==> flow/design.v (excerpt) <==
module Final_AXI_to_APB_Bridge #(
    parameter AXI_ADDR_WIDTH    = 32,
    parameter AXI_DATA_WIDTH    = 32,
    parameter AXI_MAX_BURST_LEN = 8,
    parameter AXI_BURST_WIDTH   = 2,
    parameter AXI_SIZE_WIDTH    = 3,
    parameter APB_ADDR_WIDTH    = 32,
    parameter APB_DATA_WIDTH    = 32
)(
    input  [AXI_ADDR_WIDTH-1:0]    AWADDR,
    input  [AXI_BURST_WIDTH-1:0]   AWBURST,
    input  [AXI_MAX_BURST_LEN-1:0] AWLEN,
    input                          AWVALID,
    output                         AWREADY,
    input  [AXI_ADDR_WIDTH-1:0]    ARADDR,
    input  [AXI_BURST_WIDTH-1:0]   ARBURST,
    input  [AXI_MAX_BURST_LEN-1:0] ARLEN,
    input                          ARVALID,
    output                         ARREADY,
    input  [AXI_DATA_WIDTH-1:0]    WDATA,
    input                          WVALID,
    input                          WLAST,
    input  [AXI_DATA_WIDTH/8-1:0]  WSTRB,
    output                         WREADY,
    output [AXI_DATA_WIDTH-1:0]    RDATA,
    output [1:0]                   RRESP,
    output                         RVALID,
    output                         RLAST,
    input                          RREADY,
    output [1:0]                   BRESP,
    output                         BVALID,
    input                          BREADY,
    input                          ACLK,
    input                          ARESETn,
    output [APB_ADDR_WIDTH-1:0]    PADDR,
    output                         PWRITE,
    output                         PSEL1,
    output                         PSEL2,
    output                         PSEL3,
    output                         PSEL4,
    output                         PENABLE,
    output [APB_DATA_WIDTH-1:0]    PWDATA,
    input  [APB_DATA_WIDTH-1:0]    PRDATA,
    input                          PREADY
);
For scale: roughly 270 I/O pins, ~0.019 mm2 of cells after synthesis.
export LEC_CHECK = 0
export CAP_MARGIN = 20
export CORE_MARGIN = 2
export CORE_UTILIZATION = 68
export CTS_CLUSTER_DIAMETER = 28
export CTS_CLUSTER_SIZE = 36
export HOLD_SLACK_MARGIN = -0.05
export SLEW_MARGIN = 20
create_clock -name core_clock -period 4.07 [get_ports {ACLK}]
run.sh (not shown) runs the stock make flow with config.mk's settings and CLKGATE_MAP_FILE=.
The first run stopped in clock tree synthesis.
Edit:
--- a/flow/config.mk
+++ b/flow/config.mk
@@ -10,4 +10,2 @@
-export CORE_UTILIZATION = 68
-export CTS_CLUSTER_DIAMETER = 28
-export CTS_CLUSTER_SIZE = 36
-export HOLD_SLACK_MARGIN = -0.05
+export CORE_UTILIZATION = 72
+export PLACE_DENSITY = 0.67
==> flow/constraint.sdc (replaced) <==
create_clock -name core_clock -period 4.62 [get_ports {ACLK}]
set_input_delay 0.9240 -clock core_clock [delete_from_list [all_inputs] [get_ports {ACLK}]]
set_output_delay 0.9240 -clock core_clock [all_outputs]
set_load 0.01 [all_outputs]
=> Now the flow aborted during global routing with GRT-0116; die size went down by 5.4%; synthesized area stays the same; synthesized cell count is unchanged.
Edit:
--- a/flow/config.mk
+++ b/flow/config.mk
@@ -10,2 +10,2 @@
-export CORE_UTILIZATION = 72
-export PLACE_DENSITY = 0.67
+export CORE_UTILIZATION = 40
+export PLACE_DENSITY = 0.6
==> flow/constraint.sdc (replaced) <==
create_clock -name core_clock -period 3.96 [get_ports {ACLK}]
set_input_delay 0.7920 -clock core_clock [delete_from_list [all_inputs] [get_ports {ACLK}]]
set_output_delay 0.7920 -clock core_clock [all_outputs]
set_load 0.01 [all_outputs]
Result:
- Now the flow finished but failed the layout checks on negative setup slack
- synthesized cell count does not change
- die area rises by 78%
- area after synthesis does not change
Edit:
--- a/flow/config.mk
+++ b/flow/config.mk
@@ -10 +10,2 @@
-export CORE_UTILIZATION = 40
+export CORE_UTILIZATION = 58
+export CTS_CLUSTER_SIZE = 34
@@ -12,0 +14 @@
+export TNS_END_PERCENT = 5
==> flow/constraint.sdc (replaced) <==
create_clock -name core_clock -period 3.23 [get_ports {ACLK}]
set_input_delay 0.6460 -clock core_clock [delete_from_list [all_inputs] [get_ports {ACLK}]]
set_output_delay 0.6460 -clock core_clock [all_outputs]
set_load 0.01 [all_outputs]
Effect: The new run finished with negative setup slack left. Synthesized area is unchanged. Cell count shrinks by a few percent. Critical path depth shrinks by 15. Power grows by a quarter to a third. Global-route usage grows by 14 points. Design area shrinks by a few percent. Non-clock buffer count grows by 42. Worst setup slack degrades by 0.70 ns. Clock-buffer cell count shrinks by 10. Register-to-register slack degrades by 0.80 ns.
Edit:
--- a/flow/config.mk
+++ b/flow/config.mk
@@ -10,2 +10 @@
-export CORE_UTILIZATION = 58
-export CTS_CLUSTER_SIZE = 34
+export CORE_UTILIZATION = 44
@@ -14 +12,0 @@
-export TNS_END_PERCENT = 5
==> flow/constraint.sdc (replaced) <==
create_clock -name core_clock -period 5.82 [get_ports {ACLK}]
set_input_delay 1.1640 -clock core_clock [delete_from_list [all_inputs] [get_ports {ACLK}]]
set_output_delay 1.1640 -clock core_clock [all_outputs]
set_load 0.01 [all_outputs]
=> The changed run finished clean; hold slack improves by 0.45 ns; non-clock buffer count fell by 232; power decreases by well over a third; clock power decreases by well over a third; via count went down by roughly a tenth; synthesized area stays the same; first-iteration DRC count is lower by well over a third; sequential share of layout area went up by 3.1 points; die area went up by a quarter to a third; worst setup slack improves by 1.4 ns.
Power is estimated from default activity; no workload was simulated.
